Design Top_FFT, start of the top module:
module Top_FFT #(
    parameter   INTEGER_SIZE = 4,
                FRACT_SIZE = 14,
                NFFT = 64
) (
    input       wire                                             clk, rst,
    input       wire                                             start_FFT,
    input       wire    signed  [INTEGER_SIZE+FRACT_SIZE-1:0]    serial_in_r, serial_in_i,
    output      wire    signed  [INTEGER_SIZE+FRACT_SIZE-1:0]    serial_out_r, serial_out_i,
    output      wire                                             end_FFT, data_valid_FFT
);
For scale: about 3,400 flip-flops.
Settings: LEC_CHECK=0, ABC_AREA=0, CAP_MARGIN=20, CELL_PAD_IN_SITES_DETAIL_PLACEMENT=1, CELL_PAD_IN_SITES_GLOBAL_PLACEMENT=2, CORE_MARGIN=6, CORE_UTILIZATION=40, GPL_ROUTABILITY_DRIVEN=0, SLEW_MARGIN=20, TNS_END_PERCENT=15; clock period 12.0 ns.
run.sh (not shown) runs the stock make flow with config.mk's settings and CLKGATE_MAP_FILE=.
The first run finished clean.
Edit:
- ABC_AREA: 0 -> 1
- CELL_PAD_IN_SITES_DETAIL_PLACEMENT: 1 -> default
- CELL_PAD_IN_SITES_GLOBAL_PLACEMENT: 2 -> default
- CORE_MARGIN: 6 -> 2
- CORE_UTILIZATION: 40 -> 65
- CTS_CLUSTER_DIAMETER: default -> 165
- GPL_ROUTABILITY_DRIVEN: 0 -> default
- GPL_TIMING_DRIVEN: default -> 0
- HOLD_SLACK_MARGIN: default -> 0.02
- PLACE_DENSITY: default -> 0.6
- SETUP_SLACK_MARGIN: default -> 1.15
- TNS_END_PERCENT: 15 -> default
Result: The new run reached the layout checks and failed them: capacitance limit, slew limit; via count climbs by a quarter to a third; sequential share of layout area shrinks by 0.83 points; cell area came out higher by a few percent; cell count grows by a few percent; count of clock-buffer cells in the layout goes down by 71.
Edit:
- ABC_AREA: 1 -> default
- CORE_UTILIZATION: 65 -> 64
- CTS_CLUSTER_DIAMETER: 165 -> default
- GPL_TIMING_DRIVEN: 0 -> default
- HOLD_SLACK_MARGIN: 0.02 -> default
- SETUP_SLACK_MARGIN: 1.15 -> default
- clock period: 12.0 -> 12.6 ns (I/O delays scaled with it)
Effect: Now the flow finished clean. Final area went down by 4.2%. Synthesized area went down by 3.8%. Sequential share of layout area went up by 1.6 points. Core utilization went down by 1.6 points.
Edit:
- CORE_UTILIZATION: 64 -> 61
- clock period: 12.6 -> 6.92 ns (I/O delays scaled with it)
With this change the flow completed and failed the layout checks on setup timing. Synthesized area is unchanged. Setup slack gets worse by 3.5 ns. Combinational power climbs by 87%. Wire length is higher by 6.5%. Via count climbs by 3.8%. Flip-flop count stays the same. Sequential share of layout area decreases by 2.1 points. First-iteration DRC count fell by 2.6%. Power rises by 84%. Final area went up by 6.0%. Register-to-register slack gets worse by 3.5 ns.
Edit:
- CORE_UTILIZATION: 61 -> 16
- clock period: 6.92 -> 12.5 ns (I/O delays scaled with it)
Effect:
- With this change the flow completed with no timing, DRC or antenna violations
- power goes down by well over a third
- setup slack improved by 3.1 ns
- clock power goes down by well over a third
- cell count goes up by well over a third
- synthesized area stays the same
- global-route usage goes down by 23 points
- worst hold slack improved by 0.021 ns
- sequential power goes down by well over a third
- die area goes up to 3.8 times its value
- critical path depth goes down by 1
- via count goes down by a few percent

Setup of JK:
Top_FFT again, from the RTL that the note above started with.
Settings: LEC_CHECK=0, CAP_MARGIN=10, CORE_MARGIN=6, CORE_UTILIZATION=47, GPL_TIMING_DRIVEN=0, MAX_ROUTING_LAYER=met4, PLACE_DENSITY_LB_ADDON=0.09, SLEW_MARGIN=40; clock period 7.13 ns.
[flow] JK | stages: complete | final checks: fail | reason: negative setup slack
The inputs of MS differ from those of JK as listed below.
- CORE_UTILIZATION changed from 47 to 40
- PLACE_DENSITY_LB_ADDON removed (was 0.09)
- SLEW_MARGIN changed from 40 to 20
- CAP_MARGIN changed from 10 to 20
- MAX_ROUTING_LAYER removed (was met4)
- GPL_TIMING_DRIVEN removed (was 0)
- PLACE_DENSITY newly set to 0.6
- CORE_MARGIN changed from 6 to 2
- the clock period (ns, I/O delays scaled along) changed from 7.13 to 12.0
==> results <==
Both conditions hold for MS: the flow ran to the end and the final layout passed the timing, DRC and antenna checks.
The lower endpoint arrival time on the critical path of JK and MS is in JK.
Going from JK to MS, total power shrank by more than a quarter.
Compared with JK, power of the sequential group in MS decreased by more than a quarter.
Total wire length in MS vs JK: down 14%
Summary of MS over JK: area growth from synthesis to layout shrank by 4.0 points, final cell count shows an increase of 335.
[inputs] AL vs MS
- an added ABC_AREA of 1
- an added GPL_ROUTABILITY_DRIVEN of 0
- an added CELL_PAD_IN_SITES_DETAIL_PLACEMENT of 1
- an added CELL_PAD_IN_SITES_GLOBAL_PLACEMENT of 2
- a deleted PLACE_DENSITY that had been 0.6
## What came out
Between MS and AL, routed wire length is higher for AL, MS comes in under that. AL vs MS — total non-filler cell area in the finished layout climbed by a few percent. AL: share of the clock period used by the worst path after layout 6.8 points below MS.

## run A
Starting RTL as in the previous note.
Design Top_FFT, start of the top module:
module Top_FFT #(
    parameter   INTEGER_SIZE = 4,
                FRACT_SIZE = 14,
                NFFT = 64
) (
    input       wire                                             clk, rst,
    input       wire                                             start_FFT,
    input       wire    signed  [INTEGER_SIZE+FRACT_SIZE-1:0]    serial_in_r, serial_in_i,
    output      wire    signed  [INTEGER_SIZE+FRACT_SIZE-1:0]    serial_out_r, serial_out_i,
    output      wire                                             end_FFT, data_valid_FFT
);
Settings: LEC_CHECK=0, ABC_AREA=1, CAP_MARGIN=15, CELL_PAD_IN_SITES_DETAIL_PLACEMENT=2, CORE_MARGIN=4, CORE_UTILIZATION=36, CTS_CLUSTER_DIAMETER=220, CTS_CLUSTER_SIZE=15, GPL_ROUTABILITY_DRIVEN=0, GPL_TIMING_DRIVEN=0, PLACE_DENSITY_LB_ADDON=0.08, SETUP_SLACK_MARGIN=-0.31, SLEW_MARGIN=5, TNS_END_PERCENT=70; clock period 8.4 ns.
[flow] run A | stages: complete | final checks: fail | reason: setup timing
### run A -> run B
# run A
export LEC_CHECK = 0
export ABC_AREA = 1
export CAP_MARGIN = 15
export CELL_PAD_IN_SITES_DETAIL_PLACEMENT = 2
export CORE_MARGIN = 4
export CORE_UTILIZATION = 36
export CTS_CLUSTER_DIAMETER = 220
export CTS_CLUSTER_SIZE = 15
export GPL_ROUTABILITY_DRIVEN = 0
export GPL_TIMING_DRIVEN = 0
export PLACE_DENSITY_LB_ADDON = 0.08
export SETUP_SLACK_MARGIN = -0.31
export SLEW_MARGIN = 5
export TNS_END_PERCENT = 70
create_clock -name core_clock -period 8.4 [get_ports {clk}]
# run B
export LEC_CHECK = 0
export ABC_AREA = 1
export CAP_MARGIN = 20
export CORE_MARGIN = 2
export CORE_UTILIZATION = 70
export CTS_CLUSTER_DIAMETER = 227
export PLACE_DENSITY = 0.6
export SLEW_MARGIN = 5
create_clock -name core_clock -period 6.91 [get_ports {clk}]
[summary]
- Run B never completed; the flow aborted with a tool error in global routing.
- Run B vs run A: HPWL reported at the end of detailed placement down
- Placeable core area improves in run B relative to run A.
- Relative to run A, post-CTS setup-driven buffer insertion count increased by 54 in run B.
- Of run B and run A, run B shows the lower number of placement rows, with run A above it.
- Going from run A to run B, number of buffers created by CTS grew by more than 10%.
- In the flow results for run B and run A, the initial standard-cell utilization of the core is smaller on run A.
- Summary of run B over run A: placement-stage worst setup slack up 1.22 ns, width of the chip went down, die size -about 50%, number of placed instances with taps included has decreased.
Inputs modified between run B and run C:
# run B
export LEC_CHECK = 0
export ABC_AREA = 1
export CAP_MARGIN = 20
export CORE_MARGIN = 2
export CORE_UTILIZATION = 70
export CTS_CLUSTER_DIAMETER = 227
export PLACE_DENSITY = 0.6
export SLEW_MARGIN = 5
create_clock -name core_clock -period 6.91 [get_ports {clk}]
# run C
export LEC_CHECK = 0
export CAP_MARGIN = 20
export CORE_MARGIN = 2
export CORE_UTILIZATION = 70
export CTS_CLUSTER_SIZE = 37
export PLACE_DENSITY = 0.6
export SLEW_MARGIN = 20
create_clock -name core_clock -period 8.76 [get_ports {clk}]
Notes after the runs:
- Run C against run B: post-synthesis share of cell area spent on and-or and or-and gates dropped 0.63 points; area of the mapped netlist dropped 0.0081 sq mm; post-synthesis share of cell area spent on full adders, half adders and majority gates climbed 1.2 points; post-synthesis area per instance climbed about 14%.
- Compared with run B, run C shows a lower number of post-CTS setup repair buffers.
- [compare] base=run B new=run C: cell count after synthesis dropped 3356, die footprint dropped 3.7%.
- Reported for run B and run C, number of ports placed on the die boundary turned out identical to the last digit.
- Status run C: flow complete, layout not clean - antenna rules
Edits applied to the flow inputs when going from run C to run D:
# run C
export LEC_CHECK = 0
export CAP_MARGIN = 20
export CORE_MARGIN = 2
export CORE_UTILIZATION = 70
export CTS_CLUSTER_SIZE = 37
export PLACE_DENSITY = 0.6
export SLEW_MARGIN = 20
create_clock -name core_clock -period 8.76 [get_ports {clk}]
# run D
export LEC_CHECK = 0
export CAP_MARGIN = 20
export CORE_MARGIN = 2
export CORE_UTILIZATION = 70
export CTS_CLUSTER_SIZE = 35
export PLACE_DENSITY = 0.62
export SLEW_MARGIN = 20
create_clock -name core_clock -period 8.09 [get_ports {clk}]
Results
Of run D and run C, none finishes clean. Run C finished all stages; however, its layout fails the closing checks, the failures being antenna rules. Nothing crashed in run D and all stages finished; the problem is that the final layout failed, the offending checks being setup timing. Going from run C to run D, met1 demand-to-capacity share in global routing grows by 1.1 points. Taking run C as the reference, in run D number of placed cells counting well taps up 269; total number of cells along the worst setup path up about 16%; sequential cell area share down 0.66 points; final instance area up about 1.8%; maximum clock path buffer count flat.

Starting RTL as in the previous note.
Settings: LEC_CHECK=0, ABC_AREA=1, CAP_MARGIN=0, CORE_ASPECT_RATIO=0.5, CORE_MARGIN=2, CORE_UTILIZATION=72, CTS_CLUSTER_DIAMETER=397, CTS_CLUSTER_SIZE=99, PLACE_DENSITY=0.6, SLEW_MARGIN=20, TNS_END_PERCENT=5; clock period 4.34 ns.
The baseline never finished: it broke off in detailed placement.
Next try:
Settings changed: ABC_AREA 1 to default, CAP_MARGIN 0 to 20, CORE_ASPECT_RATIO 0.5 to default, CTS_CLUSTER_DIAMETER 397 to default, CTS_CLUSTER_SIZE 99 to 10, SETUP_SLACK_MARGIN from default to 2.09.
Clock period 4.34 ns to 9.71 ns, I/O delays scaled along.
This time the run went through all stages and came out clean; die area falls by 3.8%; synthesized area falls by 3.8%; synthesized cell count falls by 16%.
Next try:
Settings changed: CORE_UTILIZATION 72 to 28, CTS_CLUSTER_SIZE 10 to default, SETUP_SLACK_MARGIN 2.09 to default, TNS_END_PERCENT 5 to default.
Clock period 9.71 ns to 19.1 ns, I/O delays scaled along.
Outcome:
- sequential share of layout area drops by 0.75 points
- setup slack gains 7.3 ns
- synthesized cell count is unchanged
- power falls by well over a third
- first-iteration DRC count fell by well over a third
Power and IR drop assume default switching activity.
